<file path="flow/design.v">
`timescale 1ns / 1ps
module SCALER_CLOCK_v2(
		input clk33_i,
		input rst_i,
		output khz_clk_o
    );
	localparam [15:0] MATCH = 33333;
	reg [15:0] counter;
	reg khz_clk;
	always @(posedge clk33_i) begin
		if (rst_i) begin
			counter <= {16{1'b0}};
			khz_clk <= 1'b0;
		end else begin
			if (khz_clk) counter <= {16{1'b0}};
			else counter <= counter + 1;
			khz_clk <= (counter == MATCH);
		end
	end
	assign khz_clk_o = khz_clk;
endmodule
`timescale 1ns / 1ps
module ANITA3_scaler(
		clk_i,
		rst_i,
		pps_i,
		count_i,
		scaler_o
    );
	parameter WIDTH = 8;
	parameter PRESCALE = 0;
	input clk_i;
	input rst_i;
	input pps_i;
	input count_i;
	output [WIDTH-1:0] scaler_o;
	reg [WIDTH+PRESCALE-1:0] counter;
	wire [WIDTH+PRESCALE:0] counter_plus_one = counter + 1;
	reg [WIDTH-1:0] scaler;
	always @(posedge clk_i) begin
		if (rst_i) begin
			counter <= {WIDTH+PRESCALE{1'b0}};
			scaler <= {WIDTH{1'b0}};
		end else begin
			if (pps_i) counter <= {WIDTH+PRESCALE{1'b0}};
			else if (count_i && !counter_plus_one[WIDTH+PRESCALE]) counter <= counter_plus_one;
			if (pps_i) scaler <= counter[PRESCALE +: WIDTH];
		end
	end
	assign scaler_o = scaler;
endmodule
`timescale 1ns / 1ps
module SCALER_TOPv2(
		input clk33_i,
		input rst_i,
		input [16:0] scal_i,
		input [4:0] scal_addr_i,
		input scal_rd_i,
		output [15:0] scal_dat_o,
		output [15:0] refpulse_cnt_o
    );
	wire update_scalers;
	SCALER_CLOCK_v2 u_clk(.clk33_i(clk33_i),
								 .rst_i(rst_i),
								 .khz_clk_o(update_scalers));
	wire [15:0] scaler_data_out[31:0];
	reg [1:0] ref_pulse_reg;
	reg [15:0] ref_pulse_counter;
	reg [15:0] ref_pulse_count;
	reg [15:0] gated_scaler;
	wire [15:0] ref_pulse_in = {16{scal_i[0]}};
	always @(posedge clk33_i) begin
		if (rst_i) begin
			gated_scaler <= {16{1'b0}};
			ref_pulse_reg <= {2{1'b0}};
			ref_pulse_counter <= {16{1'b0}};
			ref_pulse_count <= {16{1'b0}};
		end else begin
			gated_scaler <= ref_pulse_in & scal_i[16:1];
			ref_pulse_reg <= {ref_pulse_reg[0],scal_i[0]};
			if (update_scalers) ref_pulse_counter <= {16{1'b0}};
			else if (ref_pulse_reg[0] && !ref_pulse_reg[1]) ref_pulse_counter <= ref_pulse_counter + 1;
			if (update_scalers) ref_pulse_count <= ref_pulse_counter;
		end
	end
	generate
		genvar trig, ant;
		for (trig=0;trig<4;trig=trig+1) begin : L1
			ANITA3_scaler #(.WIDTH(16),.PRESCALE(0)) u_l1_scaler(.clk_i(clk33_i),
																				  .rst_i(rst_i),
																				  .pps_i(update_scalers),
																				  .count_i(scal_i[1+trig]),
																				  .scaler_o(scaler_data_out[12+trig]));
			ANITA3_scaler #(.WIDTH(16),.PRESCALE(0)) u_l1_mon_scaler(.clk_i(clk33_i),
																				  .rst_i(rst_i),
																				  .pps_i(update_scalers),
																				  .count_i(gated_scaler[trig]),
																				  .scaler_o(scaler_data_out[28+trig]));
		end
		for (ant=0;ant<12;ant=ant+1) begin : ANT
			ANITA3_scaler #(.WIDTH(16),.PRESCALE(0)) u_ant_scaler(.clk_i(clk33_i),
																					.rst_i(rst_i),
																					.pps_i(update_scalers),
																					.count_i(scal_i[5+ant]),
																					.scaler_o(scaler_data_out[ant]));
			ANITA3_scaler #(.WIDTH(16),.PRESCALE(0)) u_ant_mon_scaler(.clk_i(clk33_i),
																					.rst_i(rst_i),
																					.pps_i(update_scalers),
																					.count_i(gated_scaler[4+ant]),
																					.scaler_o(scaler_data_out[16+ant]));
		end
	endgenerate
	reg scaler_bank;
	reg [31:0] scaler_ram[63:0];
	reg [31:0] scaler_out;
	reg reading;
	reg updating;
	reg was_updating;
	reg maybe_reading_too_slow;
	reg [4:0] scaler_addr_count;
	wire [5:0] scaler_addr_count_plus_one = scaler_addr_count + 1;
	always @(posedge clk33_i) begin
		if (updating && !rst_i)
			scaler_ram[{scaler_bank,scaler_addr_count}] <= {ref_pulse_count,scaler_data_out[scaler_addr_count]};
		scaler_out <= scaler_ram[{!scaler_bank,scal_addr_i}];
	end
	always @(posedge clk33_i) begin	
		if (rst_i) begin
			scaler_bank <= 1'b0;
			reading <= 1'b0;
			updating <= 1'b0;
			was_updating <= 1'b0;
			maybe_reading_too_slow <= 1'b0;
			scaler_addr_count <= {5{1'b0}};
		end else begin
		if (update_scalers) updating <= 1;
		else if (scaler_addr_count_plus_one[5]) updating <= 0;
		if (updating) scaler_addr_count <= scaler_addr_count_plus_one;
		if ((scal_addr_i == {5{1'b0}}) && scal_rd_i)
			reading <= 1;
		else if ((scal_addr_i == {5{1'b1}}) && scal_rd_i) 
			reading <= 0;
		else if (update_scalers && maybe_reading_too_slow)
			reading <= 0;
		if (!reading) maybe_reading_too_slow <= 0;
		else if (update_scalers && reading) maybe_reading_too_slow <= 1;
		was_updating <= updating;
		if (!updating && was_updating && !reading) scaler_bank <= ~scaler_bank;		
		end
	end
	assign scal_dat_o = scaler_out[15:0];
	assign refpulse_cnt_o = scaler_out[31:16];
endmodule
</file>
<file path="flow/run.sh">
#!/bin/bash
# the make line also repeats each setting of config.mk as NAME=value (left out here)
make -C /OpenROAD-flow-scripts/flow DESIGN_CONFIG=/design/flow/config.mk WORK_HOME=/design/flow/orfs CLKGATE_MAP_FILE= finish
</file>
<file path="flow/config.mk">
export PLATFORM = sky130hd
export DESIGN_NAME = SCALER_TOPv2
export DESIGN_NICKNAME = SCALER_TOPv2
export VERILOG_FILES = /design/flow/design.v
export SDC_FILE = /design/flow/constraint.sdc
export NUM_CORES = 4
export LEC_CHECK = 0
export ABC_AREA = 1
export CAP_MARGIN = 20
export CELL_PAD_IN_SITES_GLOBAL_PLACEMENT = 3
export CORE_MARGIN = 2
export CORE_UTILIZATION = 40
export GPL_ROUTABILITY_DRIVEN = 1
export GPL_TIMING_DRIVEN = 0
export MAX_ROUTING_LAYER = met4
export MIN_ROUTING_LAYER = met2
export PLACE_DENSITY_LB_ADDON = 0.23
export SLEW_MARGIN = 20
export TNS_END_PERCENT = 50
</file>
<file path="flow/constraint.sdc">
create_clock -name core_clock -period 2.97 [get_ports {clk33_i}]
set_input_delay 0.5940 -clock core_clock [delete_from_list [all_inputs] [get_ports {clk33_i}]]
set_output_delay 0.5940 -clock core_clock [all_outputs]
set_load 0.01 [all_outputs]
</file>
==> run summary, run 1 <==
num ports -> 57
Placement Rows -> 211
main flop type -> edfxtp_1
run status -> aborted with a tool error
Cell Type Count -> 46
Ys Warns -> 3
Die ar. -> 337000 sq um
CTS root buf -> clkbuf_16
Synth Area per Inst -> 9.54 sq um
GRT Resource Usage Total -> 0.585
AND/OR/NAND/NOR Cells, Area Fraction -> 0.231
GP Congestion -> 1.11
H-tree depth -> 5
XOR Share, Synth -> 0.0155
Yosys top cell by instances -> nand2_1
FP Core Util -> 0.402
top cell type by total area after synthesis -> edfxtp_1
cell count in the Yosys report -> 13900
Num Clock Sinks -> 3181
Cell area leaders -> edfxtp_1 (46%), dfxtp_1 (17%), nand2_1 (11%), nand3_1 (7.9%), inv_1 (2.9%)
syn_nets -> 14000
adder-cell share of the synthesized area -> 0.00385
and-or/or-and share of the synthesized area -> 0.0619
Async SR Flop Fraction -> 0
dpl hpwl -> 444000 microns
Synth flops -> 3181
Post-synth top cells -> nand2_1 (3855), nand3_1 (2094), edfxtp_1 (2048), dfxtp_1 (1133), inv_1 (1024)
Core ar. -> 331000 sq um
Place WS -> -1.82 ns
grt ovf -> 1
number of port buffers -> 53
Num CTS Buffers -> 357
Mux cell area share -> 0
DIE HEIGHT -> 581 microns
die extent in x -> 581 microns
Synth Cell Area -> 133000 sq um
yosys stat chip area -> 133000 sq um
Run Error -> [ERROR GRT-0232] Routing congestion too high. Check the congestion heatmap in the GUI.
comb area leader -> simple AND/OR/NAND/NOR gates
clock tree buffer depth -> 4
Post-Syn Instances -> 13900
Largest type area fraction -> 0.462
number of flops mapped to enable cells by yosys -> 2048
Post-synth seq share -> 0.633
Halt Stage -> 5_1_grt
==> repair_timing <==
action / 4_1_cts
cloned: 17
hold buffers: 0
gates resized: 257
pin swaps: 77
setup endpoints to repair: 2877
setup buffers: 56
==> per-layer routing <==
metal / GRT usage / overflow
met3: 0.696 / 0
met1: - / -
met2: 0.621 / 1
met4: 0.318 / 0
met5: - / -
==> through the flow <==
stage                     cell area, sq um  setup TNS, ns  std cells  total power (W)
after floorplan                     133000        -260.99      13900           0.0499
after global placement              139000              -      18400           0.0525
after detailed placement            145000       -4710.78      18600           0.0526
after CTS                           159000        -334.61      19300           0.0976
==> inputs of run 2 (changes only) <==
Settings changed: ABC_AREA 1 to not set, CELL_PAD_IN_SITES_GLOBAL_PLACEMENT 3 to not set, CORE_UTILIZATION 40 to 33, GPL_ROUTABILITY_DRIVEN 1 to not set, GPL_TIMING_DRIVEN 0 to not set, MAX_ROUTING_LAYER met4 to not set, MIN_ROUTING_LAYER met2 to not set, PLACE_DENSITY set to 0.6, PLACE_DENSITY_LB_ADDON 0.23 to not set, TNS_END_PERCENT 50 to not set.
Clock period 2.97 ns to 15.4 ns, I/O delays scaled along.
==> run summary, run 2 <==
AND/OR/NAND/NOR Cells, Area Fraction -> 0.0860
Crit path top cell by count -> mux4_2
Fillers -> 36000
r2r setup slk -> 9.97 ns
Highest Clock Rate -> 160 MHz
Synth Area per Inst -> 14.7 sq um
hold path depth -> 1
Synth Cell Area -> 129000 sq um
Logic pwr share -> 0.029
post-cts resize count -> 0
setup violation total in the final timing report -> 0
GRT Resource Usage Total -> 0.180
H-tree depth -> 5
Pwr top -> sequential cells
Routed Antenna Nets -> 0
drt total wl -> 370000 microns
Crit path buffers/inverters -> 3
Ys Warns -> 3
initial antenna violation count -> 18
Critical Path Slowest Stage Cell -> buf_4
final slew viol count -> 0
Nets -> 8911
crit path launch type -> input pin
initial drt markers -> 8972
Async SR Flop Fraction -> 0
Worst slew margin -> 0.203
Cell area leaders -> edfxtp_1 (48%), dfxtp_1 (18%), mux4_2 (9.7%), mux2i_1 (5.9%), nor2_1 (3.2%)
kind of critical path -> input pin to flop
GP Congestion -> 0.949
min-delay worst type -> flop to flop
setup bufs post-CTS -> 0
FF-to-FF path depth -> 9
Synth flops -> 3181
Post-Syn Instances -> 8774
Fin. Hold Viols -> 0
vias in the first global route -> 76000
Log Warnings -> 53
Avg WL per Cell -> 25.8 microns
TritonCTS clock tree -> built
Largest type area fraction -> 0.478
R2R Path Start -> scaler_addr_count[2]
clock tree buffer depth -> 4
P_clk -> 0.00815 W
first-pass GRT wire length -> 534000 microns
DIE HEIGHT -> 628 microns
DR pass1 iterations -> 6
Placement Rows -> 229
crit path cell chain -> buf_8 -> buf_12 -> buf_4 -> mux4_2 -> mux4_2 -> mux2i_1 -> a21oi_1
FP Core Util -> 0.331
Mux cell area share -> 0.161
Synth-to-Final Area Change -> 14.1%
setup ws final -> 9.15 ns
Place WS -> 8.17 ns
CP startpoint -> scal_addr_i[1]
fraction of power consumed by the clock network -> 0.461
CP arrival -> 6.98 ns
CTS root buf -> clkbuf_16
cell count in the Yosys report -> 8774
via count -> 78700
Crit. path cell count -> 7
Worst-path clk slew -> 0.06 ns
Vias/cell -> 5.50
WP data required -> 16.13 ns
Switching Fraction -> 0.208
adder-cell share of the synthesized area -> 0.00399
unrepaired setup endpoints after global routing -> no
skew final -> 0.109 ns
top cell type by total area after synthesis -> edfxtp_1
combinational cell power -> 0.000507 W
run status -> no timing/DRC/antenna violations
Post-synth top cells -> edfxtp_1 (2048), dfxtp_1 (1133), nor2_1 (1102), mux2i_1 (754), mux4_2 (553)
grt ovf -> 0
yosys stat chip area -> 129000 sq um
and-or/or-and share of the synthesized area -> 0.0521
dpl hpwl -> 225000 microns
Num CTS Buffers -> 328
number of port buffers -> 56
min Tclk post-route -> 6.25 ns
syn_nets -> 8840
die extent in x -> 628 microns
comb area leader -> multiplexers
leakage power total -> 46.7 nW
Power Density -> 120 nW/um^2
Post-CTS Hold Fix Bufs -> 0
final hold slack -> 0.464 ns
Reg-to-Reg End -> scaler_ram[22][7]
Core ar. -> 389000 sq um
CP delay by family, top -> buffers and inverters
critical path capture point type -> flop
Cell Type Count -> 81
number of flops mapped to enable cells by yosys -> 2048
Yosys top cell by instances -> edfxtp_1
Sequential Power -> 0.00903 W
Setup TNS Final -> 0 ns
clk ins delay skew pair -> 0.92 ns
Slew @ Worst Pin -> 1.20 ns
crit path max fanout -> 104
Net Sw Power -> 0.00367 W
total internal power -> 0.0140 W
fin crit share -> 0.406
CP endpoint -> scaler_out[24]
drt drc -> 0
Max VDD drop -> 91.2 uV
XOR Share, Synth -> 0.0225
largest net degree at the start of global routing -> 161
Num Clock Sinks -> 3181
Die ar. -> 395000 sq um
Post-synth seq share -> 0.654
Crit path largest cell delay -> 0.81 ns
main flop type -> edfxtp_1
Worst Hold Path EP -> ref_pulse_reg[1]
num ports -> 57
Placed Cells -> 13700
HP Start -> ref_pulse_reg[0]
Max Cap Viol -> 0
fin cells -> 14300
sequential power share -> 0.510
-- run 2: layout make-up --
type                    instances  area, sq um  area share
flip-flops and latches       3181        84200       0.574
multi-input cells            5018        42700       0.291
clock buffers                 455         9260      0.0631
well taps                    5197         6500      0.0443
repair buffers                237         2040      0.0139
clock inverters               139         1750      0.0119
inverters                      79          297     0.00202
diodes                          7         17.5    0.000119
-- run 2: per-layer routing --
metal / track usage / wire length (microns) / vias to the layer above
met1: 0.244 / 154000 / 40600
met2: 0.292 / 174000 / 3276
met4: 0.0673 / 15000 / 2
met3: 0.0282 / 26700 / 704
met5: 0 / 13 / -
li1: - / - / 34100
-- run 2: per-stage QoR --
| step | util | total power [W] | instance area [sq um] |
|---|---|---|---|
| floorplan | - | 0.00956 | 129000 |
| global placement | 0.349 | 0.00972 | 136000 |
| detailed placement | 0.349 | 0.00973 | 136000 |
| CTS | 0.378 | 0.0178 | 147000 |
| global route | 0.378 | 0.0182 | 147000 |
| finish | 0.378 | 0.0177 | 147000 |
==> inputs of run 3 (changes only) <==
Settings changed: CORE_UTILIZATION 33 to 70, PLACE_DENSITY 0.6 to not set, SETUP_SLACK_MARGIN set to 1.03.
Clock period 15.4 ns to 4.55 ns, I/O delays scaled along.
==> run summary, run 3 <==
Nets -> 9049
Core ar. -> 183000 sq um
setup violation total in the final timing report -> 0
comb area leader -> multiplexers
adder-cell share of the synthesized area -> 0.00399
grt ovf -> 0
Setup TNS Final -> 0 ns
yosys stat chip area -> 129000 sq um
Routed Antenna Nets -> 0
Synth-to-Final Area Change -> 12.6%
main flop type -> edfxtp_1
syn_nets -> 8840
crit path max fanout -> 64
Seq. cell area -> 84200 sq um
hold path depth -> 1
TritonCTS clock tree -> built
GP Congestion -> 1.15
Log Warnings -> 55
WP data required -> 5.16 ns
clk ins delay skew pair -> 0.99 ns
top cell type by total area after synthesis -> edfxtp_1
cell count in the Yosys report -> 8774
clock tree buffer depth -> 4
crit path cell chain -> inv_1 -> ha_4 -> and4b_4 -> a222oi_1 -> o21ai_1 -> a211oi_2 -> a31oi_4 -> buf_8
Worst Hold Path EP -> u_clk.counter[0]
Pwr top -> sequential cells
setup ws final -> 0.926 ns
Critical Path Slowest Stage Cell -> a222oi_1
largest net degree at the start of global routing -> 217
DIE HEIGHT -> 433 microns
number of port buffers -> 56
min Tclk post-route -> 3.62 ns
Crit path largest cell delay -> 0.71 ns
critical path capture point type -> flop
fin cells -> 11700
H-tree depth -> 5
Place WS -> 0.343 ns
Crit. path cell count -> 8
Vias/cell -> 7.51
Num Clock Sinks -> 3181
drt drc -> 0
min-delay worst type -> flop to flop
unrepaired setup endpoints after global routing -> yes
Placed Cells -> 11100
HP Start -> u_clk.counter[0]
number of flops mapped to enable cells by yosys -> 2048
Crit path buffers/inverters -> 2
Mux cell area share -> 0.161
DR pass1 iterations -> 7
Slew @ Worst Pin -> 1.47 ns
Worst slew margin -> 0.0212
FF-to-FF path depth -> 8
leakage power total -> 47.3 nW
Placement Rows -> 157
num ports -> 57
initial antenna violation count -> 30
Sequential Power -> 0.0305 W
initial drt markers -> 14700
Cell Type Count -> 81
run status -> no timing/DRC/antenna violations
Post-synth seq share -> 0.654
CP arrival -> 4.24 ns
Power Density -> 412 nW/um^2
fraction of power consumed by the clock network -> 0.455
kind of critical path -> flop to flop
Worst-path clk slew -> 0.07 ns
Synth flops -> 3181
Largest type area fraction -> 0.478
R2R Path Start -> scaler_addr_count[1]
vias in the first global route -> 82100
FP Core Util -> 0.704
drt total wl -> 445000 microns
final slew viol count -> 0
skew final -> 0.0992 ns
Fin. Hold Viols -> 0
Ys Warns -> 3
Cell area leaders -> edfxtp_1 (48%), dfxtp_1 (18%), mux4_2 (9.7%), mux2i_1 (5.9%), nor2_1 (3.2%)
sequential power share -> 0.512
crit path launch type -> flop
Yosys top cell by instances -> edfxtp_1
total internal power -> 0.0465 W
CP delay by family, top -> AND-OR/OR-AND gates
final hold slack -> 0.484 ns
combinational cell power -> 0.00199 W
Synth Cell Area -> 129000 sq um
CP endpoint -> scaler_ram[12][3]
Fillers -> 9420
Post-synth top cells -> edfxtp_1 (2048), dfxtp_1 (1133), nor2_1 (1102), mux2i_1 (754), mux4_2 (553)
and-or/or-and share of the synthesized area -> 0.0521
Max VDD drop -> 644 uV
Switching Fraction -> 0.220
Synth Area per Inst -> 14.7 sq um
Net Sw Power -> 0.0131 W
CP startpoint -> scaler_addr_count[1]
Reg-to-Reg End -> scaler_ram[12][3]
CTS root buf -> clkbuf_16
first-pass GRT wire length -> 601000 microns
Avg WL per Cell -> 38.1 microns
Highest Clock Rate -> 276 MHz
Die ar. -> 187000 sq um
Max Cap Viol -> 0
Async SR Flop Fraction -> 0
Comb area -> 42800 sq um
Post-Syn Instances -> 8774
P_clk -> 0.0271 W
Num CTS Buffers -> 321
AND/OR/NAND/NOR Cells, Area Fraction -> 0.0860
dpl hpwl -> 243000 microns
GRT Resource Usage Total -> 0.452
die extent in x -> 433 microns
via count -> 87700
r2r setup slk -> 0.93 ns
XOR Share, Synth -> 0.0225
Logic pwr share -> 0.033
fin crit share -> 0.797
==> run 3: what timing repair did <==
item / in CTS / in global routing
pin swaps: 7 / 10
setup endpoints to repair: 957 / 874
cloned: 0 / 3
hold buffers: 0 / 0
setup buffers: 7 / 12
resized: 24 / 26
==> run 3: area by class of cell <==
class,instances,share of cell area
diodes,6,0.000104
clock buffers,433,0.0617
clock inverters,119,0.00882
inverters,79,0.00205
multi-input cells,5018,0.296
flip-flops and latches,3181,0.582
well taps,2464,0.0213
repair buffers,382,0.0287
==> run 3: layer usage <==
metal | GRT usage | share of wire | vias to the layer above
li1 | - | - | 34300
met1 | 0.543 | 0.31 | 42500
met2 | 0.697 | 0.45 | 8473
met3 | 0.114 | 0.13 | 2468
met4 | 0.373 | 0.11 | 36
met5 | 0 | 0.00051 | -
==> run 3: through the flow <==
stage          total power [W]  cell area [sq um]   util
5_1_grt                 0.0606             145000  0.792
6_report                0.0597             145000  0.792
2_1_floorplan           0.0324             129000      -
3_5_place_dp            0.0330             134000  0.733
4_1_cts                 0.0591             145000  0.790
3_3_place_gp            0.0329             134000  0.733
==> inputs of run 4 (changes only) <==
Settings changed: CAP_MARGIN 20 to 5, CELL_PAD_IN_SITES_DETAIL_PLACEMENT set to 0, CELL_PAD_IN_SITES_GLOBAL_PLACEMENT set to 1, CORE_ASPECT_RATIO set to 1.52, CORE_MARGIN 2 to 5, CORE_UTILIZATION 70 to 53, CTS_CLUSTER_SIZE set to 52, GPL_TIMING_DRIVEN set to 1, MAX_ROUTING_LAYER set to met4, MIN_ROUTING_LAYER set to met1, PLACE_DENSITY_LB_ADDON set to 0.17, SETUP_SLACK_MARGIN 1.03 to 0.93, TNS_END_PERCENT set to 90.
Clock period 4.55 ns to 3.81 ns, I/O delays scaled along.
==> run summary, run 4 <==
Mux cell area share -> 0.161
crit path max fanout -> 22
clock tree buffer depth -> 4
Worst Hold Path EP -> L1[2].u_l1_scaler.scaler[6]
initial drt markers -> 8769
first-pass GRT wire length -> 586000 microns
unrepaired setup endpoints after global routing -> yes
Post-CTS Hold Fix Bufs -> 0
Yosys top cell by instances -> edfxtp_1
Cell area leaders -> edfxtp_1 (48%), dfxtp_1 (18%), mux4_2 (9.7%), mux2i_1 (5.9%), nor2_1 (3.2%)
critical path capture point type -> flop
Highest Clock Rate -> 316 MHz
via count -> 80600
Log Warnings -> 44
Nets -> 9282
CP delay by family, top -> AND-OR/OR-AND gates
Core ar. -> 242000 sq um
crit path cell chain -> buf_16 -> and3b_1 -> buf_12 -> a222oi_1 -> nor2b_1 -> a2111oi_2 -> buf_4 -> a31oi_4 -> buf_12 -> buf_16
Pwr top -> sequential cells
Slew @ Worst Pin -> 1.16 ns
main flop type -> edfxtp_1
DIE HEIGHT -> 618 microns
Crit path largest cell delay -> 0.63 ns
Die ar. -> 253000 sq um
XOR Share, Synth -> 0.0225
Post-synth seq share -> 0.654
syn_nets -> 8840
GRT Resource Usage Total -> 0.334
Placement Rows -> 223
TritonCTS clock tree -> built
largest net degree at the start of global routing -> 146
Net Sw Power -> 0.0144 W
number of flops mapped to enable cells by yosys -> 2048
Fillers -> 17900
Place WS -> -0.223 ns
final slew viol count -> 0
hold path depth -> 2
GR met2 Demand/Resource -> 0.571
min-delay worst type -> input pin to flop
fin crit share -> 0.830
Max Cap Viol -> 0
Num Clock Sinks -> 3181
Async SR Flop Fraction -> 0
die extent in x -> 410 microns
Reg-to-Reg End -> scaler_ram[12][10]
combinational cell power -> 0.00237 W
HP Start -> rst_i
adder-cell share of the synthesized area -> 0.00399
Sequential Power -> 0.0365 W
H-tree depth -> 5
Crit path buffers/inverters -> 5
grt ovf -> 0
P_clk -> 0.0297 W
setup violation total in the final timing report -> 0
Synth flops -> 3181
Worst-path clk slew -> 0.07 ns
yosys stat chip area -> 129000 sq um
and-or/or-and share of the synthesized area -> 0.0521
final instance area -> 150000 sq um
GRT Max-Usage Layer -> met2
clk ins delay skew pair -> 0.88 ns
Fin. Hold Viols -> 0
Switching Fraction -> 0.210
FF-to-FF path depth -> 10
cell count in the Yosys report -> 8774
Comb area -> 43400 sq um
sequential power share -> 0.532
met3 track demand over resource -> 0.0435
dpl hpwl -> 265000 microns
min Tclk post-route -> 3.16 ns
Vias/cell -> 6.40
CP arrival -> 3.76 ns
CTS root buf -> clkbuf_16
GP Congestion -> 1.03
Max VDD drop -> 380 uV
vias in the first global route -> 78500
WP data required -> 4.41 ns
Critical Path Slowest Stage Cell -> a222oi_1
initial antenna violation count -> 11
num ports -> 57
Logic pwr share -> 0.035
Avg WL per Cell -> 33.4 microns
placed cell areas -> 137000 sq um
number of port buffers -> 56
drt drc -> 0
CP startpoint -> scaler_addr_count[2]
Post-Syn Instances -> 8774
GRT met1 Usage -> 0.367
fraction of power consumed by the clock network -> 0.433
Power Density -> 458 nW/um^2
FP Core Util -> 0.531
kind of critical path -> flop to flop
DR pass1 iterations -> 6
Num CTS Buffers -> 300
leakage power total -> 49.0 nW
Synth Cell Area -> 129000 sq um
Routed Antenna Nets -> 0
top cell type by total area after synthesis -> edfxtp_1
Post-synth top cells -> edfxtp_1 (2048), dfxtp_1 (1133), nor2_1 (1102), mux2i_1 (754), mux4_2 (553)
comb area leader -> multiplexers
skew final -> 0.0656 ns
Worst slew margin -> 0.230
Synth-to-Final Area Change -> 16.4%
run status -> no timing/DRC/antenna violations
crit path launch type -> flop
r2r setup slk -> 0.65 ns
Synth Area per Inst -> 14.7 sq um
total internal power -> 0.0542 W
Ys Warns -> 3
CP endpoint -> scaler_ram[12][10]
Largest type area fraction -> 0.478
Seq. cell area -> 84200 sq um
R2R Path Start -> scaler_addr_count[2]
AND/OR/NAND/NOR Cells, Area Fraction -> 0.0860
setup ws final -> 0.649 ns
Cell Type Count -> 81
drt total wl -> 422000 microns
Crit. path cell count -> 10
run 4: cell type report:
class,count,share of cell area
sequential,3181,0.562
multi-input combinational,5019,0.290
clock buffer,406,0.0557
timing repair buffer,635,0.0554
tap,3150,0.0263
clock inverter,125,0.00806
inverter,79,0.00200
antenna,8,0.000134
run 4: metal layers:
metal  vias up  share of wire
met5         -              0
met4         0          0.090
met3      1027          0.063
met2      3600           0.51
met1     41200           0.34
li1      34800              -
run 4: what timing repair did:
action,CTS,global route
buffers inserted,56,30
resized,148,94
endpoints found under the setup margin,1619,1123
gates cloned,31,38
pin swaps,28,34
hold endpoints to repair,0,0
run 4: through the flow:
step | TNS [ns] | util | hold WS, ns | instances | power [W]
3_3_place_gp | -20.08 | 0.564 | 0.456 | 11900 | 0.0396
5_1_grt | 0 | 0.618 | 0.228 | 12600 | 0.0705
6_report | 0 | 0.618 | 0.231 | 12600 | 0.0686
2_1_floorplan | 0 | - | 0.430 | 8774 | 0.0386
3_5_place_dp | -0.461 | 0.564 | 0.454 | 11900 | 0.0396
4_1_cts | 0 | 0.612 | 0.199 | 12500 | 0.0690
==> inputs of run 5 (changes only) <==
Settings changed: CAP_MARGIN 5 to 25, CELL_PAD_IN_SITES_GLOBAL_PLACEMENT 1 to 3, CORE_UTILIZATION 53 to 23, CTS_CLUSTER_SIZE 52 to 98, HOLD_SLACK_MARGIN set to 0.13, PLACE_DENSITY_LB_ADDON 0.17 to 0.25, SETUP_SLACK_MARGIN 0.93 to not set, TNS_END_PERCENT 90 to 20.
==> run summary, run 5 <==
CP endpoint -> scaler_ram[46][8]
Num CTS Buffers -> 339
setup bufs post-CTS -> 0
FF-to-FF path depth -> 9
via count -> 78600
Crit path largest cell delay -> 0.70 ns
Max Cap Viol -> 0
SO Viols -> setup timing
HP Start -> ref_pulse_reg[0]
WP data required -> 4.44 ns
Switching Fraction -> 0.221
total power -> 0.0732 W
Sequential Power -> 0.0365 W
Cell Type Count -> 81
clk ins delay skew pair -> 0.97 ns
Nets -> 9257
Async SR Flop Fraction -> 0
min-delay worst type -> flop to flop
Routed Antenna Nets -> 0
Worst-path clk slew -> 0.06 ns
TritonCTS clock tree -> built
Die ar. -> 575000 sq um
Synth Cell Area -> 129000 sq um
skew final -> 0.0668 ns
Avg WL per Cell -> 29.9 microns
Post-synth seq share -> 0.654
yosys stat chip area -> 129000 sq um
comb area leader -> multiplexers
Mux cell area share -> 0.161
Pwr top -> sequential cells
Placement Rows -> 338
CP arrival -> 4.44 ns
crit path cell chain -> inv_1 -> ha_2 -> and4bb_1 -> a32oi_1 -> o2111ai_1 -> a211oi_1 -> buf_4 -> a41oi_4 -> buf_12
Slew @ Worst Pin -> 1.16 ns
combinational cell power -> 0.00256 W
Post-synth top cells -> edfxtp_1 (2048), dfxtp_1 (1133), nor2_1 (1102), mux2i_1 (754), mux4_2 (553)
first-pass GRT wire length -> 689000 microns
Synth Area per Inst -> 14.7 sq um
Largest type area fraction -> 0.478
Highest Clock Rate -> 262 MHz
AND/OR/NAND/NOR Cells, Area Fraction -> 0.0860
grt ovf -> 0
Vias/cell -> 4.67
dpl hpwl -> 347000 microns
Critical Path Slowest Stage Cell -> a32oi_1
R2R Path Start -> scaler_addr_count[1]
setup ws final -> -0.00206 ns
die extent in x -> 617 microns
Max VDD drop -> 327 uV
H-tree depth -> 5
clock tree buffer depth -> 4
Fin. Hold Viols -> 0
Net Sw Power -> 0.0162 W
main flop type -> edfxtp_1
final slew viol count -> 0
Synth flops -> 3181
CTS root buf -> clkbuf_16
Worst slew margin -> 0.226
hold path depth -> 1
Crit path buffers/inverters -> 3
Ys Warns -> 3
Crit. path cell count -> 9
GP Congestion -> 0.940
Yosys top cell by instances -> edfxtp_1
initial antenna violation count -> 25
initial drt markers -> 5712
FP Core Util -> 0.231
crit path launch type -> flop
Synth-to-Final Area Change -> 19.9%
Reg-to-Reg End -> scaler_ram[46][8]
total internal power -> 0.0570 W
Num Clock Sinks -> 3181
Logic pwr share -> 0.035
CP startpoint -> scaler_addr_count[1]
syn_nets -> 8840
Setup TNS Final -> -0.00257 ns
min Tclk post-route -> 3.81 ns
fin crit share -> 1.00
Cell area leaders -> edfxtp_1 (48%), dfxtp_1 (18%), mux4_2 (9.7%), mux2i_1 (5.9%), nor2_1 (3.2%)
largest net degree at the start of global routing -> 129
Fillers -> 56400
num ports -> 57
GRT Resource Usage Total -> 0.174
adder-cell share of the synthesized area -> 0.00399
DIE HEIGHT -> 932 microns
sequential power share -> 0.499
number of flops mapped to enable cells by yosys -> 2048
kind of critical path -> flop to flop
Log Warnings -> 45
drt drc -> 0
r2r setup slk -> -0.002 ns
DR pass1 iterations -> 7
vias in the first global route -> 80400
Core ar. -> 557000 sq um
critical path capture point type -> flop
Worst Hold Path EP -> ref_pulse_reg[1]
crit path max fanout -> 65
P_clk -> 0.0341 W
leakage power total -> 48.9 nW
run status -> finished with violations
unrepaired setup endpoints after global routing -> no
Post-Syn Instances -> 8774
top cell type by total area after synthesis -> edfxtp_1
Power Density -> 475 nW/um^2
fraction of power consumed by the clock network -> 0.466
number of port buffers -> 56
and-or/or-and share of the synthesized area -> 0.0521
XOR Share, Synth -> 0.0225
cell count in the Yosys report -> 8774
drt total wl -> 503000 microns
setup violation total in the final timing report -> 2
CP delay by family, top -> AND-OR/OR-AND gates
## run 5: final cells by class
| cell class | count | area [sq um] | share of cell area |
|---|---|---|---|
| flip-flops and latches | 3181 | 84200 | 0.546 |
| multi-input cells | 5018 | 42800 | 0.277 |
| clock buffers | 443 | 9270 | 0.0601 |
| well taps | 7310 | 9150 | 0.0593 |
| repair buffers | 572 | 6470 | 0.0420 |
| clock inverters | 180 | 1980 | 0.0128 |
| inverters | 79 | 297 | 0.00192 |
| diodes | 31 | 77.6 | 0.000503 |
## run 5: repair_timing
item,4_1_cts,5_1_grt
endpoints found under the setup margin,6,255
hold buffers,1,0
endpoints found under the hold margin,8,0
resized,1,4
## run 5: through the flow
step | hold slack (ns) | util | worst slack (ns) | area, sq um | std cells
4_1_cts | 0.451 | 0.277 | 0.0227 | 154000 | 16800
6_report | 0.461 | 0.277 | -0.00206 | 154000 | 16800
3_5_place_dp | 0.451 | 0.256 | -0.257 | 143000 | 16200
3_3_place_gp | 0.441 | 0.256 | -0.303 | 143000 | 16200
5_1_grt | 0.485 | 0.277 | 0.0156 | 154000 | 16800
2_1_floorplan | 0.430 | - | -0.167 | 129000 | 8774
## run 5: layer usage
metal,routed length (microns),vias to the layer above,global-route usage
met5,0,-,-
met4,26000,0,0.0730
met3,15100,630,0.0165
met2,275000,1766,0.326
met1,188000,41300,0.188
li1,-,34900,-
==> inputs of run 6 (changes only) <==
Settings changed: CAP_MARGIN 25 to 20, CELL_PAD_IN_SITES_DETAIL_PLACEMENT 0 to not set, CELL_PAD_IN_SITES_GLOBAL_PLACEMENT 3 to not set, CORE_ASPECT_RATIO 1.52 to not set, CORE_MARGIN 5 to 2, CORE_UTILIZATION 23 to 57, CTS_CLUSTER_SIZE 98 to not set, GPL_TIMING_DRIVEN 1 to not set, HOLD_SLACK_MARGIN 0.13 to not set, MAX_ROUTING_LAYER met4 to not set, MIN_ROUTING_LAYER met1 to not set, PLACE_DENSITY_LB_ADDON 0.25 to not set, SETUP_SLACK_MARGIN set to 1.71, TNS_END_PERCENT 20 to not set.
Clock period 3.81 ns to 6.8 ns, I/O delays scaled along.
==> run summary, run 6 <==
sequential power share -> 0.511
initial drt markers -> 9289
setup bufs post-CTS -> 0
Vias/cell -> 6.46
Worst slew margin -> 0.209
CP delay by family, top -> AND-OR/OR-AND gates
grt ovf -> 0
Die ar. -> 230000 sq um
P_clk -> 0.0183 W
die extent in x -> 479 microns
vias in the first global route -> 75100
CP endpoint -> scaler_ram[10][13]
FF-to-FF path depth -> 8
total power -> 0.0400 W
Max VDD drop -> 264 uV
Crit path largest cell delay -> 0.97 ns
Placed Cells -> 11500
Yosys top cell by instances -> edfxtp_1
Synth-to-Final Area Change -> 12.3%
final instance area -> 145000 sq um
combinational cell power -> 0.00123 W
yosys stat chip area -> 129000 sq um
Largest type area fraction -> 0.478
fraction of power consumed by the clock network -> 0.458
leakage power total -> 46.9 nW
number of port buffers -> 56
Max Cap Viol -> 0
adder-cell share of the synthesized area -> 0.00399
setup ws final -> 1.96 ns
Sequential Power -> 0.0204 W
Async SR Flop Fraction -> 0
setup violation total in the final timing report -> 0
Post-synth top cells -> edfxtp_1 (2048), dfxtp_1 (1133), nor2_1 (1102), mux2i_1 (754), mux4_2 (553)
Avg WL per Cell -> 32.0 microns
TritonCTS clock tree -> built
Core ar. -> 225000 sq um
HP Start -> ref_pulse_reg[0]
crit path cell chain -> buf_4 -> and2_1 -> buf_4 -> nand2_1 -> o221ai_1 -> a221oi_1 -> a41oi_4 -> buf_4
Mux cell area share -> 0.161
number of flops mapped to enable cells by yosys -> 2048
Logic pwr share -> 0.031
CTS root buf -> clkbuf_16
CP arrival -> 5.53 ns
Reg-to-Reg End -> scaler_ram[10][13]
num ports -> 57
Highest Clock Rate -> 207 MHz
Crit path top cell by count -> buf_4
Synth flops -> 3181
unrepaired setup endpoints after global routing -> no
fin cells -> 12100
first-pass GRT wire length -> 553000 microns
Placement Rows -> 174
XOR Share, Synth -> 0.0225
Crit path buffers/inverters -> 3
fin crit share -> 0.711
via count -> 78500
Place WS -> 1.95 ns
Net Sw Power -> 0.00825 W
skew final -> 0.0991 ns
DIE HEIGHT -> 479 microns
Ys Warns -> 3
GRT Resource Usage Total -> 0.336
Cell Type Count -> 81
Worst Hold Path EP -> ref_pulse_reg[1]
FP Core Util -> 0.573
Log Warnings -> 50
min Tclk post-route -> 4.84 ns
hold path depth -> 1
dpl hpwl -> 253000 microns
cell count in the Yosys report -> 8774
drt drc -> 0
Post-Syn Instances -> 8774
AND/OR/NAND/NOR Cells, Area Fraction -> 0.0860
Switching Fraction -> 0.206
crit path launch type -> flop
clock tree buffer depth -> 4
drt total wl -> 388000 microns
Routed Antenna Nets -> 0
Synth Cell Area -> 129000 sq um
total internal power -> 0.0317 W
Post-CTS Hold Fix Bufs -> 0
Synth Area per Inst -> 14.7 sq um
Cell area leaders -> edfxtp_1 (48%), dfxtp_1 (18%), mux4_2 (9.7%), mux2i_1 (5.9%), nor2_1 (3.2%)
H-tree depth -> 5
min-delay worst type -> flop to flop
Pwr top -> sequential cells
WP data required -> 7.49 ns
DR pass1 iterations -> 8
Slew @ Worst Pin -> 1.19 ns
syn_nets -> 8840
initial antenna violation count -> 14
final slew viol count -> 0
critical path capture point type -> flop
CP startpoint -> scaler_addr_count[2]
r2r setup slk -> 1.96 ns
Fin. Hold Viols -> 0
crit path max fanout -> 35
post-cts resize count -> 0
Post-synth seq share -> 0.654
Num CTS Buffers -> 339
Critical Path Slowest Stage Cell -> and2_1
largest net degree at the start of global routing -> 209
R2R Path Start -> scaler_addr_count[2]
clk ins delay skew pair -> 0.97 ns
GP Congestion -> 1.02
Setup TNS Final -> 0 ns
Worst-path clk slew -> 0.08 ns
comb area leader -> multiplexers
Power Density -> 277 nW/um^2
top cell type by total area after synthesis -> edfxtp_1
kind of critical path -> flop to flop
and-or/or-and share of the synthesized area -> 0.0521
placed cell areas -> 134000 sq um
run status -> no timing/DRC/antenna violations
main flop type -> edfxtp_1
Nets -> 8963
Crit. path cell count -> 8
Num Clock Sinks -> 3181
## run 6: layout make-up
cell class / count / area [sq um]
Timing Repair Buffer: 278 / 2590
Multi-Input combinational cell: 5018 / 42700
Antenna cell: 3 / 7.51
Clock buffer: 437 / 9240
Fill cell: 16300 / 80100
Sequential cell: 3181 / 84200
Inverter: 79 / 297
Clock inverter: 159 / 1710
Tap cell: 2992 / 3740
## run 6: per-layer routing
metal | vias to the layer above | global-route usage | part of all wire
met2 | 3426 | 0.536 | 0.47
met5 | - | 0 | 0.00020
li1 | 34200 | - | -
met1 | 40100 | 0.441 | 0.39
met4 | 12 | 0.208 | 0.073
met3 | 822 | 0.0466 | 0.066
## run 6: through the flow
step / utilization / hold slack, ns
after floorplan: - / 0.430
after global placement: 0.594 / 0.446
after detailed placement: 0.595 / 0.447
after CTS: 0.643 / 0.458
after global routing: 0.643 / 0.479
final: 0.643 / 0.459
==> inputs of run 7 (changes only) <==
Settings changed: CORE_UTILIZATION 57 to 72, CTS_CLUSTER_DIAMETER set to 29, PLACE_DENSITY set to 0.6, SETUP_SLACK_MARGIN 1.71 to 1.13.
Clock period 6.8 ns to 3.81 ns, I/O delays scaled along.
==> run summary, run 7 <==
run status -> aborted with a tool error
Halt Stage -> 5_1_grt
Run Error -> [ERROR GRT-0232] Routing congestion too high. Check the congestion heatmap in the GUI.
Die ar. -> 182000 sq um
GRT Resource Usage Total -> 0.761
num ports -> 57
yosys stat chip area -> 129000 sq um
Mux cell area share -> 0.161
Ys Warns -> 3
Post-synth top cells -> edfxtp_1 (2048), dfxtp_1 (1133), nor2_1 (1102), mux2i_1 (754), mux4_2 (553)
Synth flops -> 3181
comb area leader -> multiplexers
Cell area leaders -> edfxtp_1 (48%), dfxtp_1 (18%), mux4_2 (9.7%), mux2i_1 (5.9%), nor2_1 (3.2%)
DIE HEIGHT -> 427 microns
number of port buffers -> 56
and-or/or-and share of the synthesized area -> 0.0521
grt ovf -> 12
adder-cell share of the synthesized area -> 0.00399
die extent in x -> 427 microns
Post-Syn Instances -> 8774
CTS root buf -> clkbuf_16
Yosys top cell by instances -> edfxtp_1
main flop type -> edfxtp_1
number of flops mapped to enable cells by yosys -> 2048
placed cell areas -> 135000 sq um
dpl hpwl -> 262000 microns
GP Congestion -> 1.10
Synth Cell Area -> 129000 sq um
Synth Area per Inst -> 14.7 sq um
Place WS -> -0.112 ns
clock tree buffer depth -> 4
XOR Share, Synth -> 0.0225
H-tree depth -> 6
AND/OR/NAND/NOR Cells, Area Fraction -> 0.0860
top cell type by total area after synthesis -> edfxtp_1
Core ar. -> 178000 sq um
Post-CTS Hold Fix Bufs -> 0
Async SR Flop Fraction -> 0
Post-synth seq share -> 0.654
Num CTS Buffers -> 555
FP Core Util -> 0.723
Cell Type Count -> 81
syn_nets -> 8840
cell count in the Yosys report -> 8774
Largest type area fraction -> 0.478
Placement Rows -> 155
Num Clock Sinks -> 3181
[run 7: metal layers]
metal	GRT usage	overflow
met1	0.764	0
met2	0.909	3
met3	0.623	2
met4	0.746	7
met5	0.359	0
[run 7: timing repair]
item,4_1_cts
setup endpoints to repair,3073
gates cloned,13
pin swaps,14
resized,40
buffers inserted,27
[run 7: stage by stage]
stage               cells  utilization
floorplan            8774            -
global placement    11100        0.758
detailed placement  11100        0.758
CTS                 12100        0.869
==> inputs of run 8 (changes only) <==
Settings changed: CORE_UTILIZATION 72 to 40, CTS_CLUSTER_DIAMETER 29 to not set, SETUP_SLACK_MARGIN 1.13 to not set.
Clock period 3.81 ns to 8.67 ns, I/O delays scaled along.
==> run summary, run 8 <==
run status -> no timing/DRC/antenna violations
Placement Rows -> 208
Max Cap Viol -> 0
total internal power -> 0.0248 W
final core occ -> 0.455
GRT met1 Usage -> 0.303
FP Core Util -> 0.401
HP Start -> ref_pulse_reg[0]
Place WS -> 3.10 ns
Post-synth top cells -> edfxtp_1 (2048), dfxtp_1 (1133), nor2_1 (1102), mux2i_1 (754), mux4_2 (553)
CP arrival -> 5.55 ns
clk ins delay skew pair -> 0.94 ns
dpl hpwl -> 231000 microns
crit path max fanout -> 64
GP Congestion -> 1.01
and-or/or-and share of the synthesized area -> 0.0521
number of port buffers -> 56
Log Warnings -> 56
GR met2 Demand/Resource -> 0.364
Max VDD drop -> 177 uV
Worst Hold Path EP -> ref_pulse_reg[1]
Sequential Power -> 0.0161 W
Post-synth seq share -> 0.654
Reg-to-Reg End -> scaler_ram[51][2]
syn_nets -> 8840
cell count in the Yosys report -> 8774
Highest Clock Rate -> 200 MHz
critical path capture point type -> flop
GRT Max-Usage Layer -> met2
Fin. Hold Viols -> 0
kind of critical path -> flop to flop
Crit. path cell count -> 7
sequential power share -> 0.509
Switching Fraction -> 0.213
final slew viol count -> 0
CP startpoint -> scaler_addr_count[4]
TritonCTS clock tree -> built
FF-to-FF path depth -> 7
CP endpoint -> scaler_ram[51][2]
combinational cell power -> 0.000955 W
Cell area leaders -> edfxtp_1 (48%), dfxtp_1 (18%), mux4_2 (9.7%), mux2i_1 (5.9%), nor2_1 (3.2%)
Core ar. -> 321000 sq um
Setup TNS Final -> 0 ns
min-delay worst type -> flop to flop
crit path cell chain -> inv_2 -> ha_1 -> a222oi_1 -> o211ai_1 -> a311oi_1 -> a41oi_4 -> buf_4
number of flops mapped to enable cells by yosys -> 2048
Critical Path Slowest Stage Cell -> a222oi_1
Mux cell area share -> 0.161
P_clk -> 0.0145 W
Net Sw Power -> 0.00673 W
Vias/cell -> 5.84
Num CTS Buffers -> 336
top cell type by total area after synthesis -> edfxtp_1
Crit path buffers/inverters -> 2
die extent in x -> 571 microns
CTS root buf -> clkbuf_16
leakage power total -> 46.8 nW
Synth Area per Inst -> 14.7 sq um
fin crit share -> 0.576
largest net degree at the start of global routing -> 179
hold path depth -> 1
final instance area -> 146000 sq um
adder-cell share of the synthesized area -> 0.00399
yosys stat chip area -> 129000 sq um
Synth Cell Area -> 129000 sq um
grt ovf -> 0
Logic pwr share -> 0.030
num ports -> 57
Worst-path clk slew -> 0.06 ns
met3 track demand over resource -> 0.0420
Ys Warns -> 3
WP data required -> 9.22 ns
crit path launch type -> flop
Slew @ Worst Pin -> 1.26 ns
Worst slew margin -> 0.160
Synth-to-Final Area Change -> 13.5%
Async SR Flop Fraction -> 0
Largest type area fraction -> 0.478
clock tree buffer depth -> 4
Num Clock Sinks -> 3181
setup ws final -> 3.67 ns
Routed Antenna Nets -> 0
comb area leader -> multiplexers
drt total wl -> 380000 microns
r2r setup slk -> 3.67 ns
CP delay by family, top -> AND-OR/OR-AND gates
DIE HEIGHT -> 571 microns
H-tree depth -> 5
post-cts resize count -> 0
GRT Resource Usage Total -> 0.228
Crit path largest cell delay -> 0.99 ns
Power Density -> 216 nW/um^2
Cell Type Count -> 81
placed cell areas -> 135000 sq um
XOR Share, Synth -> 0.0225
skew final -> 0.0947 ns
Pwr top -> sequential cells
AND/OR/NAND/NOR Cells, Area Fraction -> 0.0860
min Tclk post-route -> 5.00 ns
unrepaired setup endpoints after global routing -> no
Post-Syn Instances -> 8774
Nets -> 8930
Fillers -> 28000
Die ar. -> 326000 sq um
fraction of power consumed by the clock network -> 0.461
vias in the first global route -> 75600
drt drc -> 0
initial drt markers -> 9095
initial antenna violation count -> 22
setup violation total in the final timing report -> 0
R2R Path Start -> scaler_addr_count[4]
DR pass1 iterations -> 9
Post-CTS Hold Fix Bufs -> 0
Yosys top cell by instances -> edfxtp_1
Synth flops -> 3181
via count -> 78600
main flop type -> edfxtp_1
first-pass GRT wire length -> 545000 microns
setup bufs post-CTS -> 0
Avg WL per Cell -> 28.2 microns
==> run 8: per-layer routing <==
metal	part of all wire	wire length, microns	vias to the layer above
met5	0.00011	43	-
met2	0.47	178000	3209
met3	0.077	29200	739
met1	0.40	154000	40500
li1	-	-	34200
met4	0.049	18600	6
==> run 8: area by class of cell <==
cell class | count | area (sq um) | share of cell area
Sequential cell | 3181 | 84200 | 0.577
Multi-Input combinational cell | 5018 | 42800 | 0.293
Clock buffer | 441 | 9280 | 0.0636
Tap cell | 4305 | 5390 | 0.0369
Timing Repair Buffer | 248 | 2170 | 0.0148
Clock inverter | 175 | 1880 | 0.0129
Inverter | 79 | 297 | 0.00203
Antenna cell | 9 | 22.5 | 0.000154
==> run 8: metrics by stage <==
stage          hold slack (ns)  std cells  power (W)
3_5_place_dp             0.445      12800     0.0173
2_1_floorplan            0.430       8774     0.0170
6_report                 0.460      13500     0.0316
4_1_cts                  0.463      13400     0.0318
5_1_grt                  0.478      13500     0.0324
3_3_place_gp             0.442      12800     0.0173
==> inputs of run 9 (changes only) <==
Settings changed: ABC_AREA set to 1, MAX_ROUTING_LAYER set to met4, PLACE_DENSITY 0.6 to not set, PLACE_DENSITY_LB_ADDON set to 0.16.
Clock period 8.67 ns to 10.0 ns, I/O delays scaled along.
==> run summary, run 9 <==
H-tree depth -> 5
fin crit share -> 0.469
setup bufs post-CTS -> 0
setup violation total in the final timing report -> 0
fin cells -> 18500
Ys Warns -> 3
Comb area -> 42200 sq um
Net Sw Power -> 0.00625 W
Crit. path cell count -> 7
FP Core Util -> 0.402
Post-Syn Instances -> 13900
Post-synth seq share -> 0.633
die extent in x -> 581 microns
final slew viol count -> 0
Die ar. -> 337000 sq um
P_clk -> 0.0130 W
Highest Clock Rate -> 213 MHz
syn_nets -> 14000
crit path cell chain -> clkdlybuf4s50_1 -> buf_4 -> inv_2 -> buf_4 -> nand2_4 -> buf_12 -> o22ai_1
Yosys top cell by instances -> nand2_1
critical path capture point type -> flop
Worst-path clk slew -> 0.06 ns
drt total wl -> 409000 microns
Slew @ Worst Pin -> 1.07 ns
comb area leader -> simple AND/OR/NAND/NOR gates
yosys stat chip area -> 133000 sq um
Core ar. -> 331000 sq um
Power Density -> 187 nW/um^2
crit path max fanout -> 181
CP startpoint -> rst_i
drt drc -> 0
Synth flops -> 3181
largest net degree at the start of global routing -> 182
Seq. cell area -> 84200 sq um
Synth Area per Inst -> 9.54 sq um
leakage power total -> 52.9 nW
num ports -> 57
Placed Cells -> 17800
number of flops mapped to enable cells by yosys -> 2048
GRT Max-Usage Layer -> met2
number of port buffers -> 56
GP Congestion -> 0.866
hold path depth -> 2
Crit path top cell by count -> buf_4
dpl hpwl -> 229000 microns
Vias/cell -> 5.34
FF-to-FF path depth -> 10
main flop type -> edfxtp_1
Avg WL per Cell -> 22.2 microns
Num Clock Sinks -> 3181
CP delay by family, top -> buffers and inverters
Post-CTS Hold Fix Bufs -> 0
Log Warnings -> 86
Pwr top -> sequential cells
min-delay worst type -> flop to flop
CP arrival -> 5.41 ns
Mux cell area share -> 0
grt ovf -> 0
Crit path largest cell delay -> 0.67 ns
HP Start -> ref_pulse_reg[0]
Max Cap Viol -> 0
Fillers -> 31600
XOR Share, Synth -> 0.0155
r2r setup slk -> 5.82 ns
via count -> 98500
initial drt markers -> 9829
clock tree buffer depth -> 4
Sequential Power -> 0.0139 W
Fin. Hold Viols -> 0
combinational cell power -> 0.00105 W
post-cts resize count -> 0
DIE HEIGHT -> 581 microns
GRT met1 Usage -> 0.344
Max VDD drop -> 139 uV
top cell type by total area after synthesis -> edfxtp_1
total internal power -> 0.0217 W
sequential power share -> 0.497
Placement Rows -> 211
Worst slew margin -> 0.284
initial antenna violation count -> 15
skew final -> 0.0757 ns
first-pass GRT wire length -> 605000 microns
Routed Antenna Nets -> 0
DR pass1 iterations -> 6
Cell Type Count -> 46
Logic pwr share -> 0.037
Setup TNS Final -> 0 ns
met3 track demand over resource -> 0.0282
Post-synth top cells -> nand2_1 (3855), nand3_1 (2094), edfxtp_1 (2048), dfxtp_1 (1133), inv_1 (1024)
Nets -> 13900
unrepaired setup endpoints after global routing -> no
R2R Path Start -> scaler_addr_count[3]
Worst Hold Path EP -> ref_pulse_reg[1]
and-or/or-and share of the synthesized area -> 0.0619
adder-cell share of the synthesized area -> 0.00385
Synth Cell Area -> 133000 sq um
Place WS -> 4.41 ns
crit path launch type -> input pin
Largest type area fraction -> 0.462
Async SR Flop Fraction -> 0
setup ws final -> 5.31 ns
kind of critical path -> input pin to flop
run status -> no timing/DRC/antenna violations
WP data required -> 10.72 ns
Cell area leaders -> edfxtp_1 (46%), dfxtp_1 (17%), nand2_1 (11%), nand3_1 (7.9%), inv_1 (2.9%)
Critical Path Slowest Stage Cell -> nand2_4
vias in the first global route -> 91700
clk ins delay skew pair -> 0.96 ns
CP endpoint -> ANT[6].u_ant_mon_scaler.scaler[14]
GRT Resource Usage Total -> 0.242
Num CTS Buffers -> 351
TritonCTS clock tree -> built
Synth-to-Final Area Change -> 12.4%
fraction of power consumed by the clock network -> 0.466
Reg-to-Reg End -> scaler_ram[38][5]
Switching Fraction -> 0.223
CTS root buf -> clkbuf_16
min Tclk post-route -> 4.69 ns
Crit path buffers/inverters -> 5
cell count in the Yosys report -> 13900
GR met2 Demand/Resource -> 0.369
AND/OR/NAND/NOR Cells, Area Fraction -> 0.231
run 9: stage by stage:
step	area (sq um)	utilization	hold WS (ns)	power (W)
2_1_floorplan	133000	-	0.403	0.0148
3_5_place_dp	138000	0.417	0.419	0.0152
5_1_grt	150000	0.452	0.450	0.0288
6_report	150000	0.452	0.427	0.0280
4_1_cts	150000	0.452	0.427	0.0282
3_3_place_gp	138000	0.417	0.412	0.0152
run 9: cell type report:
class	count	share of cell area
Timing Repair Buffer	235	0.0144
Sequential cell	3181	0.563
Tap cell	4366	0.0365
Inverter	1063	0.0270
Clock inverter	164	0.0107
Antenna cell	3	0.0000502
Multi-Input combinational cell	8972	0.282
Clock buffer	476	0.0663
run 9: metal layers:
metal | share of wire | wire, microns
met3 | 0.059 | 24200
met1 | 0.47 | 190000
met4 | 0.024 | 9840
met5 | 0 | 0
met2 | 0.45 | 184000
==> inputs of run 10 (changes only) <==
Settings changed: ABC_AREA 1 to not set, CAP_MARGIN 20 to 5, CELL_PAD_IN_SITES_DETAIL_PLACEMENT set to 0, CELL_PAD_IN_SITES_GLOBAL_PLACEMENT set to 0, CORE_ASPECT_RATIO set to 1.52, CORE_MARGIN 2 to 5, CORE_UTILIZATION 40 to 64, CTS_CLUSTER_SIZE set to 52, GPL_TIMING_DRIVEN set to 1, MIN_ROUTING_LAYER set to met1, PLACE_DENSITY_LB_ADDON 0.16 to not set, SETUP_SLACK_MARGIN set to 1.08, TNS_END_PERCENT set to 90.
Clock period 10.0 ns to 3.81 ns, I/O delays scaled along.
==> run summary, run 10 <==
Synth Area per Inst -> 14.7 sq um
dpl hpwl -> 266000 microns
Ys Warns -> 3
Cell Type Count -> 81
cell count in the Yosys report -> 8774
Seq. cell area -> 84300 sq um
Fillers -> 11900
initial antenna violation count -> 29
HP Start -> scal_addr_i[4]
kind of critical path -> flop to flop
fraction of power consumed by the clock network -> 0.432
and-or/or-and share of the synthesized area -> 0.0521
top cell type by total area after synthesis -> edfxtp_1
CP endpoint -> scaler_ram[7][15]
unrepaired setup endpoints after global routing -> yes
Async SR Flop Fraction -> 0
Worst slew margin -> 0.223
r2r setup slk -> 0.67 ns
largest net degree at the start of global routing -> 174
Post-CTS Hold Fix Bufs -> 0
CP startpoint -> scaler_addr_count[2]
Num Clock Sinks -> 3181
FP Core Util -> 0.641
vias in the first global route -> 82500
Net Sw Power -> 0.0146 W
CTS root buf -> clkbuf_16
Crit path buffers/inverters -> 5
GP Congestion -> 1.13
H-tree depth -> 5
Worst Hold Path EP -> scaler_out[30]
Pwr top -> sequential cells
hold path depth -> 3
Log Warnings -> 47
final slew viol count -> 0
first-pass GRT wire length -> 609000 microns
fin cells -> 12300
Switching Fraction -> 0.213
drt total wl -> 448000 microns
skew final -> 0.0775 ns
Comb area -> 43600 sq um
Placed Cells -> 11400
Logic pwr share -> 0.034
Crit path top cell by count -> buf_4
TritonCTS clock tree -> built
Mux cell area share -> 0.161
Vias/cell -> 7.01
Highest Clock Rate -> 319 MHz
Placement Rows -> 203
DIE HEIGHT -> 563 microns
clock tree buffer depth -> 4
syn_nets -> 8840
Die ar. -> 210000 sq um
crit path launch type -> flop
die extent in x -> 374 microns
number of port buffers -> 56
Post-Syn Instances -> 8774
Post-synth top cells -> edfxtp_1 (2048), dfxtp_1 (1133), nor2_1 (1102), mux2i_1 (754), mux4_2 (553)
Synth flops -> 3181
P_clk -> 0.0295 W
XOR Share, Synth -> 0.0225
min Tclk post-route -> 3.14 ns
Crit path largest cell delay -> 0.57 ns
Max VDD drop -> 674 uV
FF-to-FF path depth -> 10
met3 track demand over resource -> 0.0905
total internal power -> 0.0537 W
CP arrival -> 3.69 ns
grt ovf -> 0
Nets -> 9409
Crit. path cell count -> 10
Setup TNS Final -> 0 ns
Synth-to-Final Area Change -> 17.7%
number of flops mapped to enable cells by yosys -> 2048
Slew @ Worst Pin -> 1.15 ns
run status -> no timing/DRC/antenna violations
Reg-to-Reg End -> scaler_ram[7][15]
clk ins delay skew pair -> 0.88 ns
GR met2 Demand/Resource -> 0.673
Power Density -> 451 nW/um^2
initial drt markers -> 11600
Avg WL per Cell -> 36.6 microns
crit path cell chain -> buf_8 -> buf_4 -> mux4_2 -> nand3_4 -> nand3_2 -> a2111oi_4 -> buf_4 -> a41oi_4 -> buf_12 -> clkbuf_16
adder-cell share of the synthesized area -> 0.00399
R2R Path Start -> scaler_addr_count[2]
CP delay by family, top -> buffers and inverters
drt drc -> 0
comb area leader -> multiplexers
Sequential Power -> 0.0365 W
Cell area leaders -> edfxtp_1 (48%), dfxtp_1 (18%), mux4_2 (9.7%), mux2i_1 (5.9%), nor2_1 (3.2%)
sequential power share -> 0.534
AND/OR/NAND/NOR Cells, Area Fraction -> 0.0860
Post-synth seq share -> 0.654
Routed Antenna Nets -> 0
Largest type area fraction -> 0.478
fin crit share -> 0.823
final core occ -> 0.755
via count -> 85800
setup violation total in the final timing report -> 0
crit path max fanout -> 8
min-delay worst type -> input pin to flop
Max Cap Viol -> 0
GRT met1 Usage -> 0.461
num ports -> 57
total power -> 0.0683 W
Fin. Hold Viols -> 0
combinational cell power -> 0.00229 W
yosys stat chip area -> 129000 sq um
Core ar. -> 201000 sq um
GRT Resource Usage Total -> 0.419
main flop type -> edfxtp_1
GRT Max-Usage Layer -> met2
Synth Cell Area -> 129000 sq um
Worst-path clk slew -> 0.07 ns
DR pass1 iterations -> 8
critical path capture point type -> flop
leakage power total -> 50.1 nW
Critical Path Slowest Stage Cell -> mux4_2
Yosys top cell by instances -> edfxtp_1
WP data required -> 4.37 ns
Num CTS Buffers -> 297
==> run 10: cell type report <==
| class | instances | area share |
|---|---|---|
| multi-input combinational | 5018 | 0.288 |
| tap | 2665 | 0.0220 |
| clock inverter | 120 | 0.00788 |
| inverter | 79 | 0.00199 |
| clock buffer | 398 | 0.0542 |
| sequential | 3181 | 0.556 |
| timing repair buffer | 766 | 0.0697 |
| antenna | 25 | 0.000413 |
==> run 10: per-layer routing <==
layer | part of all wire | wire length (microns)
met1 | 0.31 | 139000
met2 | 0.48 | 216000
met3 | 0.10 | 46100
met4 | 0.11 | 47400
met5 | 0 | 0
==> run 10: metrics by stage <==
stage	cell area [sq um]	hold WS, ns	worst slack, ns
final	152000	0.425	0.673
after global routing	152000	0.419	0.720
after CTS	149000	0.372	0.831
after detailed placement	136000	0.457	0.302
after global placement	136000	0.447	0.205
after floorplan	129000	0.430	0.232
==> run 10: timing repair <==
item,4_1_cts,5_1_grt
setup endpoints to repair,1455,1334
resized,242,128
setup buffers,109,58
pin swaps,36,40
gates cloned,68,50
==> inputs of run 11 (changes only) <==
Settings changed: CAP_MARGIN 5 to 20, CELL_PAD_IN_SITES_DETAIL_PLACEMENT 0 to not set, CELL_PAD_IN_SITES_GLOBAL_PLACEMENT 0 to not set, CORE_ASPECT_RATIO 1.52 to not set, CORE_MARGIN 5 to 2, CORE_UTILIZATION 64 to 65, CTS_CLUSTER_SIZE 52 to 39, GPL_TIMING_DRIVEN 1 to not set, MAX_ROUTING_LAYER met4 to not set, MIN_ROUTING_LAYER met1 to not set, SETUP_SLACK_MARGIN 1.08 to -0.65, TNS_END_PERCENT 90 to 5.
Clock period 3.81 ns to 6.8 ns, I/O delays scaled along.
==> run summary, run 11 <==
placed cell areas -> 133000 sq um
Crit path buffers/inverters -> 2
critical path capture point type -> flop
total internal power -> 0.0316 W
Worst slew margin -> 0.196
unrepaired setup endpoints after global routing -> no
Power Density -> 276 nW/um^2
Mux cell area share -> 0.161
Yosys top cell by instances -> edfxtp_1
Synth Cell Area -> 129000 sq um
CP endpoint -> scaler_ram[28][8]
drt total wl -> 369000 microns
Post-Syn Instances -> 8774
Ys Warns -> 3
vias in the first global route -> 77500
AND/OR/NAND/NOR Cells, Area Fraction -> 0.0860
combinational cell power -> 0.00121 W
Async SR Flop Fraction -> 0
crit path launch type -> flop
skew final -> 0.0822 ns
Cell Type Count -> 81
Fillers -> 12400
Die ar. -> 202000 sq um
min-delay worst type -> flop to flop
Crit path top cell by count -> buf_4
Synth-to-Final Area Change -> 11.8%
Log Warnings -> 46
Crit. path cell count -> 7
Reg-to-Reg End -> scaler_ram[28][8]
Largest type area fraction -> 0.478
Synth Area per Inst -> 14.7 sq um
P_clk -> 0.0181 W
Net Sw Power -> 0.00807 W
hold path depth -> 1
Core ar. -> 197000 sq um
FF-to-FF path depth -> 7
yosys stat chip area -> 129000 sq um
Setup TNS Final -> 0 ns
Vias/cell -> 6.73
number of flops mapped to enable cells by yosys -> 2048
initial antenna violation count -> 10
syn_nets -> 8840
final instance area -> 144000 sq um
GP Congestion -> 1.05
DIE HEIGHT -> 449 microns
XOR Share, Synth -> 0.0225
num ports -> 57
Highest Clock Rate -> 218 MHz
GRT Resource Usage Total -> 0.366
Switching Fraction -> 0.203
first-pass GRT wire length -> 538000 microns
R2R Path Start -> scaler_addr_count[3]
Post-synth seq share -> 0.654
largest net degree at the start of global routing -> 194
CTS root buf -> clkbuf_16
kind of critical path -> flop to flop
number of port buffers -> 56
post-cts resize count -> 0
Pwr top -> sequential cells
run status -> no timing/DRC/antenna violations
adder-cell share of the synthesized area -> 0.00399
CP delay by family, top -> AND-OR/OR-AND gates
and-or/or-and share of the synthesized area -> 0.0521
initial drt markers -> 9459
Slew @ Worst Pin -> 1.20 ns
die extent in x -> 449 microns
fraction of power consumed by the clock network -> 0.455
setup bufs post-CTS -> 0
Num CTS Buffers -> 331
Synth flops -> 3181
main flop type -> edfxtp_1
clk ins delay skew pair -> 0.96 ns
Num Clock Sinks -> 3181
Post-synth top cells -> edfxtp_1 (2048), dfxtp_1 (1133), nor2_1 (1102), mux2i_1 (754), mux4_2 (553)
Worst-path clk slew -> 0.06 ns
fin crit share -> 0.675
TritonCTS clock tree -> built
Crit path largest cell delay -> 0.74 ns
leakage power total -> 46.8 nW
Placement Rows -> 163
CP startpoint -> scaler_addr_count[3]
clock tree buffer depth -> 4
DR pass1 iterations -> 6
Critical Path Slowest Stage Cell -> and2_1
WP data required -> 7.48 ns
crit path cell chain -> buf_4 -> and2_1 -> a22oi_1 -> o221ai_1 -> a31oi_1 -> a41oi_4 -> buf_4
final slew viol count -> 0
sequential power share -> 0.515
min Tclk post-route -> 4.59 ns
FP Core Util -> 0.653
comb area leader -> multiplexers
CP arrival -> 5.27 ns
H-tree depth -> 5
Max Cap Viol -> 0
top cell type by total area after synthesis -> edfxtp_1
cell count in the Yosys report -> 8774
Post-CTS Hold Fix Bufs -> 0
r2r setup slk -> 2.21 ns
drt drc -> 0
Routed Antenna Nets -> 0
Cell area leaders -> edfxtp_1 (48%), dfxtp_1 (18%), mux4_2 (9.7%), mux2i_1 (5.9%), nor2_1 (3.2%)
Logic pwr share -> 0.030
Nets -> 8947
grt ovf -> 0
Max VDD drop -> 328 uV
Worst Hold Path EP -> u_clk.counter[0]
dpl hpwl -> 234000 microns
HP Start -> u_clk.counter[0]
via count -> 79200
Avg WL per Cell -> 31.4 microns
crit path max fanout -> 45
setup violation total in the final timing report -> 0
Sequential Power -> 0.0204 W
Fin. Hold Viols -> 0
## run 11: area by class of cell
class	count	area (sq um)	area share
Multi-Input combinational cell	5018	42700	0.297
Inverter	79	297	0.00206
Tap cell	2640	3300	0.0230
Timing Repair Buffer	270	2640	0.0183
Sequential cell	3181	84200	0.585
Clock inverter	126	1480	0.0103
Antenna cell	3	7.51	0.0000522
Clock buffer	449	9230	0.0641
## run 11: metal layers
metal,GRT usage,share of wire,up-vias
li1,-,-,34100
met4,0.233,0.076,6
met1,0.458,0.36,39900
met3,0.0622,0.079,961
met5,0,0.00011,-
met2,0.596,0.49,4171
## run 11: stage by stage
stage,std cells,hold WS [ns],total power (W),worst slack (ns),utilization
global route,11800,0.518,0.0407,2.16,0.730
global placement,11200,0.449,0.0220,1.98,0.675
detailed placement,11200,0.445,0.0220,1.89,0.676
finish,11800,0.485,0.0397,2.21,0.730
floorplan,8774,0.430,0.0217,1.43,-
CTS,11800,0.482,0.0398,2.25,0.730
Power is estimated from default activity; no workload was simulated.
